== build 85 ==
==> flow/design.v <==
module signed_mult_1_17 (out, a, b);
	output 	signed  [17:0]	out;
	input 	signed	[17:0] 	a;
	input 	signed	[17:0] 	b;
	wire 	signed	[35:0]	mult_out;
	assign mult_out = a * b;
	assign out = {mult_out[35], mult_out[33:17]};
endmodule
module OneNode(output signed [17:0] u_2_mid,    
	       input clock,		        
	       input reset,		        
	       input signed [17:0] u_hit_mid,   
	       input signed [17:0] u_1_right,   
	       input signed [17:0] u_1_left,     
	       input signed [17:0] u_1_up,      
	       input signed [17:0] u_1_down    
);  
    reg signed [17:0] u_0_mid_temp;		 
    reg signed [17:0] u_1_mid_temp, u_1_right_temp, u_1_left_temp, u_1_up_temp, u_1_down_temp; 
    wire signed [17:0] temp1,temp2, temp3, temp4;
    parameter [17:0] rho = (1<<17)/20; 
    parameter [17:0] eta = (999<<17)/1000;
    always @ (posedge clock) 
    begin
	if (reset == 0)
	begin
	    u_1_mid_temp = u_hit_mid; 
	    u_0_mid_temp = u_1_mid_temp; 
	    u_1_right_temp = 0; 
	    u_1_left_temp = 0;
	    u_1_up_temp = 0;
	    u_1_down_temp = 0;
   	end
        else
	begin
	    u_0_mid_temp = u_1_mid_temp;  
            u_1_mid_temp = u_2_mid;	   
	    u_1_right_temp = u_1_right;   
	    u_1_left_temp = u_1_left;	   
	    u_1_up_temp = u_1_up;         
	    u_1_down_temp = u_1_down;     
	end
    end
    assign  temp1 = u_1_up_temp + u_1_down_temp + u_1_right_temp + u_1_left_temp - (u_1_mid_temp<<<2);
    signed_mult_1_17 mult_1(.out(temp2),
			    .a(temp1),
                            .b(rho)); 
    assign  temp4 = temp2 + (u_1_mid_temp<<<1) - temp3;
    signed_mult_1_17 mult_2(.out(temp3),
			    .a(u_0_mid_temp),
                            .b(eta)); 
    signed_mult_1_17 mult_3(.out(u_2_mid),
			    .a(temp4),
                            .b(eta)); 
endmodule
module multNodes
#(parameter SIZE = 10)
(output signed [SIZE*SIZE*18-1:0] u_2_mid,    
 input clock,
 input reset,		        
 input signed [SIZE*SIZE*18-1:0] u_hit_mid,   
 input signed [SIZE*SIZE*18-1:0] u_1_right,   
 input signed [SIZE*SIZE*18-1:0] u_1_left,     
 input signed [SIZE*SIZE*18-1:0] u_1_up,      
 input signed [SIZE*SIZE*18-1:0] u_1_down     
);
    genvar i,j,k;
    generate
	for (k = 1; k < SIZE-1; k = k + 1) begin: side
		OneNode nodeUp(.u_2_mid(u_2_mid[(((0)*SIZE+(k))*18) +: 18]),
			       .clock(clock),
		               .reset(reset),
	                       .u_hit_mid(u_hit_mid[(((0)*SIZE+(k))*18) +: 18]),
	                       .u_1_right(u_1_right[(((0)*SIZE+(k+1))*18) +: 18]),
	                       .u_1_left(u_1_left[(((0)*SIZE+(k-1))*18) +: 18]),
	                       .u_1_up(18'sd0),
	       	               .u_1_down(u_1_down[(((1)*SIZE+(k))*18) +: 18]));
		OneNode nodeDown(.u_2_mid(u_2_mid[(((SIZE-1)*SIZE+(k))*18) +: 18]),
			         .clock(clock),
		                 .reset(reset),
	                         .u_hit_mid(u_hit_mid[(((SIZE-1)*SIZE+(k))*18) +: 18]),
	                         .u_1_right(u_1_right[(((SIZE-1)*SIZE+(k+1))*18) +: 18]),
	                         .u_1_left(u_1_left[(((SIZE-1)*SIZE+(k-1))*18) +: 18]),
	                         .u_1_up(u_1_up[(((SIZE-2)*SIZE+(k))*18) +: 18]),
	       	                 .u_1_down(18'sd0));
		OneNode nodeLeft(.u_2_mid(u_2_mid[(((k)*SIZE+(0))*18) +: 18]),
			         .clock(clock),
		                 .reset(reset),
	                         .u_hit_mid(u_hit_mid[(((k)*SIZE+(0))*18) +: 18]),
	                         .u_1_right(u_1_right[(((k)*SIZE+(1))*18) +: 18]),
	                         .u_1_left(18'sd0),
	                         .u_1_up(u_1_up[(((k-1)*SIZE+(0))*18) +: 18]),
	       	                 .u_1_down(u_1_down[(((k+1)*SIZE+(0))*18) +: 18]));
		OneNode nodeRight(.u_2_mid(u_2_mid[(((k)*SIZE+(SIZE-1))*18) +: 18]),
			         .clock(clock),
		                 .reset(reset),
	                         .u_hit_mid(u_hit_mid[(((k)*SIZE+(SIZE-1))*18) +: 18]),
	                         .u_1_right(18'sd0),
	                         .u_1_left(u_1_left[(((k)*SIZE+(SIZE-2))*18) +: 18]),
	                         .u_1_up(u_1_up[(((k+1)*SIZE+(SIZE-1))*18) +: 18]),
	       	                 .u_1_down(u_1_down[(((k-1)*SIZE+(SIZE-1))*18) +: 18]));
	end
    endgenerate
    generate
	for (k = 0; k < SIZE; k = k + 10) begin: corner
		OneNode UpLeftCorner(.u_2_mid(u_2_mid[(((0)*SIZE+(k))*18) +: 18]),
			             .clock(clock),
		                     .reset(reset),
	                             .u_hit_mid(u_hit_mid[(((0)*SIZE+(k))*18) +: 18]),
	                             .u_1_right(u_1_right[(((0)*SIZE+(k+1))*18) +: 18]),
	                             .u_1_left(18'sd0),
	                             .u_1_up(18'sd0),
	       	                     .u_1_down(u_1_down[(((1)*SIZE+(k))*18) +: 18]));
		OneNode UpRightCorner(.u_2_mid(u_2_mid[(((k)*SIZE+(SIZE-1))*18) +: 18]),
			             .clock(clock),
		                     .reset(reset),
	                             .u_hit_mid(u_hit_mid[(((k)*SIZE+(SIZE-1))*18) +: 18]),
	                             .u_1_right(18'sd0),
	                             .u_1_left(u_1_left[(((k)*SIZE+(SIZE-2))*18) +: 18]),
	                             .u_1_up(18'sd0),
	       	                     .u_1_down(u_1_down[(((k+1)*SIZE+(SIZE-1))*18) +: 18]));
		OneNode DownLeftCorner(.u_2_mid(u_2_mid[(((SIZE-1)*SIZE+(k))*18) +: 18]),
			               .clock(clock),
		                       .reset(reset),
	                               .u_hit_mid(u_hit_mid[(((SIZE-1)*SIZE+(k))*18) +: 18]),
	                               .u_1_right(u_1_right[(((SIZE-1)*SIZE+(k+1))*18) +: 18]),
	                               .u_1_left(18'sd0),
	                               .u_1_up(u_1_up[(((SIZE-2)*SIZE+(k))*18) +: 18]),
	       	                      .u_1_down(18'sd0));
		OneNode DownRightCorner(.u_2_mid(u_2_mid[(((SIZE-1)*SIZE+(SIZE-1))*18) +: 18]),
			                .clock(clock),
		                        .reset(reset),
	                                .u_hit_mid(u_hit_mid[(((SIZE-1)*SIZE+(SIZE-1))*18) +: 18]),
	                                .u_1_right(18'sd0),
	                                .u_1_left(u_1_left[(((SIZE-1)*SIZE+(SIZE-2))*18) +: 18]),
	                                .u_1_up(u_1_up[(((SIZE-2)*SIZE+(SIZE-1))*18) +: 18]),
	       	                        .u_1_down(18'sd0));
	end
    endgenerate
    generate
	for (i = 1; i < SIZE-1; i = i + 1) begin: row
	    for (j = 1; j < SIZE-1; j = j + 1) begin: col
		OneNode node(.u_2_mid(u_2_mid[(((i)*SIZE+(j))*18) +: 18]),
			     .clock(clock),
		             .reset(reset),
	                     .u_hit_mid(u_hit_mid[(((i)*SIZE+(j))*18) +: 18]),
	                     .u_1_right(u_1_right[(((i)*SIZE+(j+1))*18) +: 18]),
	                     .u_1_left(u_1_left[(((i)*SIZE+(j-1))*18) +: 18]),
	                     .u_1_up(u_1_up[(((i-1)*SIZE+(j))*18) +: 18]),
	       	             .u_1_down(u_1_down[(((i+1)*SIZE+(j))*18) +: 18]));
	    end
	end
    endgenerate
endmodule
module drum_grid
(input clock,
 input reset,                      
 input  [3*3*18-1:0] u_hit,        
 output [3*3*18-1:0] u_out         
);
    localparam SIZE = 3;
    wire signed [SIZE*SIZE*18-1:0] u_2_mid;
    multNodes #(.SIZE(SIZE)) grid(.u_2_mid(u_2_mid),
		  .clock(clock),
 	          .reset(reset),
 	          .u_hit_mid(u_hit),
 	          .u_1_right(u_2_mid),
 	          .u_1_left(u_2_mid),
 	          .u_1_up(u_2_mid),
 	          .u_1_down(u_2_mid));
    assign u_out = u_2_mid;
endmodule
export LEC_CHECK = 0
export ABC_AREA = 1
export CAP_MARGIN = 30
export CELL_PAD_IN_SITES_DETAIL_PLACEMENT = 0
export CELL_PAD_IN_SITES_GLOBAL_PLACEMENT = 3
export CORE_ASPECT_RATIO = 0.53
export CORE_MARGIN = 3
export CORE_UTILIZATION = 58
export CTS_CLUSTER_DIAMETER = 63
export CTS_CLUSTER_SIZE = 21
export GPL_TIMING_DRIVEN = 1
export HOLD_SLACK_MARGIN = 0.29
export PLACE_DENSITY = 0.54
export SETUP_SLACK_MARGIN = 5.0
export SLEW_MARGIN = 40
create_clock -name core_clock -period 25.0 [get_ports {clock}]
run.sh (not shown) runs the stock make flow with config.mk's settings and CLKGATE_MAP_FILE=.
Build 85 never completed; the flow aborted with a tool error in 3_1_place_gp_skip_io.
Setup changes, build 85 to build 29
- removing CTS_CLUSTER_SIZE (formerly 21)
- changing CORE_MARGIN from 3 to 2
- changing CORE_UTILIZATION from 58 to 25
- removing CELL_PAD_IN_SITES_GLOBAL_PLACEMENT (formerly 3)
- removing CELL_PAD_IN_SITES_DETAIL_PLACEMENT (formerly 0)
- removing CTS_CLUSTER_DIAMETER (formerly 63)
- removing SETUP_SLACK_MARGIN (formerly 5.0)
- changing CAP_MARGIN from 30 to 20
- removing GPL_TIMING_DRIVEN (formerly 1)
- removing HOLD_SLACK_MARGIN (formerly 0.29)
- removing CORE_ASPECT_RATIO (formerly 0.53)
- changing SLEW_MARGIN from 40 to 20
- removing PLACE_DENSITY (formerly 0.54)
- removing ABC_AREA (formerly 1)
- changing the clock period (ns, I/O delays scaled along) from 25.0 to 24.3
Notes after the runs:
- Build 29 ended with every stage complete and zero timing, DRC or antenna violations.
- Delta(compound-gate portion of the synthesized area, build 29 - build 85) < 0
- Between build 29 and build 85, the x dimension of the die is lower for build 85.
- As far as flip-flop and latch count after synthesis goes, build 85 and build 29 are indistinguishable; the numbers are identical.
- Mean post-synth cell area was lower in the run labelled build 85.
- Build 85 → build 29: synthesized cell count decreased by about 14% relative to the old numbers; area of the mapped netlist went down by 4.2%.
Inputs modified between build 29 and build 81:
- a change of CORE_UTILIZATION from 25 to 40
- an added SETUP_SLACK_MARGIN of -2.0
==> results <==
Build 81 had finished all stages when the layout checks came back failing, citing setup timing.
In build 81, the final wirelength came out 6.3% below the value in build 29.
Build 81 vs build 29, standard cell with the maximum stage delay on the critical path: sky130_fd_sc_hd__xnor2_2 vs sky130_fd_sc_hd__clkdlybuf4s50_1
Per the comparison of build 81 with build 29, die size fell by 37%; count of clock-buffer cells in the layout lost 20; average routed wire per standard cell has increased; setup TNS after final layout moved down.
